Setup of lane 1:
// calc_top
module calc_top (
   input              clk,
   input              rst,
   input      [15:0]  data_x,
   input      [1:0]   KEY,
   input      [6:0]   SW,
   output     [7:0]   HEX0,
   output     [7:0]   HEX1,
   output     [7:0]   HEX2,
   output     [7:0]   HEX3,
   output     [7:0]   HEX4,
   output     [7:0]   HEX5,
   output     [1:0]   LEDR
   );
wire [3:0] bcd2, bcd1, bcd0;
wire neg;
wire [15:0] smooth_out;
wire nothing;
wire [9:0] BCD_in;
smooth_filter my_filter (.clk(clk), .reset(rst), .in(data_x[15:0]), .SW(SW[1:0]), .out(smooth_out));
cal my_cal (.clk(clk), .KEY(KEY), .SW(SW[6:2]), .smooth_out(smooth_out), .LEDR(LEDR[1:0]), .nothing(nothing), .BCD_in(BCD_in));
bin2bcd my_bin2bcd (.bin(BCD_in), .bcd2(bcd2), .bcd1(bcd1), .bcd0(bcd0), .neg(neg));
seg7 my_seg7 (.HEX0(HEX0), .HEX1(HEX1), .HEX2(HEX2), .HEX3(HEX3), .HEX4(HEX4), .HEX5(HEX5), .clk(clk), .rst(rst), .nothing(nothing), .display({bcd2, bcd1, bcd0}), .neg(neg));
endmodule
Settings: LEC_CHECK=0, ABC_AREA=0, CAP_MARGIN=40, CORE_MARGIN=2, CORE_UTILIZATION=19, HOLD_SLACK_MARGIN=0.02, SLEW_MARGIN=5; clock period 20.1 ns.
run.sh (not shown) runs the stock make flow with config.mk's settings and CLKGATE_MAP_FILE=.
Lane 1: complete, dirty (setup timing)
Edits applied to the flow inputs when going from lane 1 to lane 2:
Settings: swapping 5 for 20 in SLEW_MARGIN; clearing HOLD_SLACK_MARGIN, which used to be 0.02; swapping 40 for 20 in CAP_MARGIN; clearing ABC_AREA, which used to be 0; swapping 19 for 15 in CORE_UTILIZATION; swapping 20.1 for 44.0 in the clock period (ns, I/O delays scaled along).
Findings:
- No stage failed in lane 2, and the final checks on the layout all came back clean.
- In lane 2 relative to lane 1, post-layout instance area had gone down by more than 10%.
- Between lane 2 and lane 1, the sequential power is higher for lane 1.
- Fraction of area in clock buffers and inverters | lane 2 above lane 1
- As far as average cell area after synthesis goes, lane 2 and lane 1 are indistinguishable; the numbers are identical.
### lane 2 -> lane 3
Settings: CORE_UTILIZATION changed from 15 to 72; ABC_AREA newly set to 1; CTS_CLUSTER_DIAMETER newly set to 42; CTS_CLUSTER_SIZE newly set to 37; PLACE_DENSITY newly set to 0.35; the clock period (ns, I/O delays scaled along) changed from 44.0 to 21.0.
Results
Lane 2 went all the way through the flow, and no timing, DRC or antenna check failed. Lane 3 failed in global routing with GRT-0232. Lane 3 vs. lane 2: number of instances resized during post-cts repair now larger, vertical extent of the die now smaller, routability-driven placement congestion ratio now larger. Compared with lane 2, lane 3 shows die size that has gone down by more than half.

* * *

Starting RTL as in the previous note.
Settings: LEC_CHECK=0, ABC_AREA=1, CAP_MARGIN=20, CORE_MARGIN=2, CORE_UTILIZATION=71, CTS_CLUSTER_DIAMETER=380, CTS_CLUSTER_SIZE=13, PLACE_DENSITY_LB_ADDON=0.12, SETUP_SLACK_MARGIN=-0.04, SLEW_MARGIN=20; clock period 20.5 ns.
The first run completed and failed the layout checks on setup timing.
Edit:
ABC_AREA = default   (was 1)
CORE_UTILIZATION = 40   (was 71)
CTS_CLUSTER_DIAMETER = default   (was 380)
CTS_CLUSTER_SIZE = default   (was 13)
PLACE_DENSITY_LB_ADDON = default   (was 0.12)
SETUP_SLACK_MARGIN = default   (was -0.04)
clock period = 27.2 ns   (was 20.5 ns; I/O delays follow)
=> The changed run completed with no timing, DRC or antenna violations; combinational power goes down by about 40%; utilization goes down by 41 points; count of clock-buffer cells in the layout goes down by 2; final area goes down by about 2%; non-clock buffer count goes down by 104; worst setup slack gains 3.9 ns; total power goes down by about 25%; clock power goes down by about 7%; cell count goes up by 0.70%; global-route usage goes down by 25 points; wire length goes down by about 33%.
Edit:
ABC_AREA = 1   (was default)
CORE_UTILIZATION = 67   (was 40)
CTS_CLUSTER_DIAMETER = 42   (was default)
CTS_CLUSTER_SIZE = 37   (was default)
clock period = 15.4 ns   (was 27.2 ns; I/O delays follow)
The changed run reached the layout checks and failed them: setup timing.
Worst setup slack is worse by 7.1 ns.
Critical path depth went up by 12.
Final cell count went up by a few percent.
Area after synthesis went down by a few percent.
Combinational power went up to 2.6 times its value.
Edit:
CORE_UTILIZATION = 68   (was 67)
CTS_CLUSTER_DIAMETER = default   (was 42)
CTS_CLUSTER_SIZE = default   (was 37)
SETUP_SLACK_MARGIN = -0.04   (was default)
clock period = 21.6 ns   (was 15.4 ns; I/O delays follow)
The changed run completed, yet does not pass: setup timing.
Clock-buffer cell count fell by 8.
Global-route usage went up by 1.1 points.
Cell area is lower by a few percent.
Via count increases slightly.
Register-to-register slack gains 5.8 ns.
Routed wire length grows by roughly a tenth.
Die area fell slightly.
Critical path depth fell by 5.
Edit:
CAP_MARGIN = 15   (was 20)
CORE_UTILIZATION = 65   (was 68)
SETUP_SLACK_MARGIN = default   (was -0.04)
clock period = 15.9 ns   (was 21.6 ns; I/O delays follow)
What happened: The changed run reached the layout checks and failed them: setup timing; non-clock buffer count goes up by 31; worst setup slack loses 4.2 ns; wire length shrinks by 19%; design area rose by 1.6%; synthesized area stays the same; critical path depth went up by 7; sequential share of layout area goes down by 0.58 points; count of clock-buffer cells in the layout climbs by 11; sequential power increases by 36%; via count went down by 7.1%.
Edit:
CORE_UTILIZATION = 72   (was 65)
CTS_CLUSTER_DIAMETER = 92   (was default)
clock period = 20.6 ns   (was 15.9 ns; I/O delays follow)
This time the run stopped in global routing on GRT-0232.
Synthesized area does not change.
Die area went down by 9.5%.
Synthesized cell count does not change.
Power is estimated from default activity; no workload was simulated.
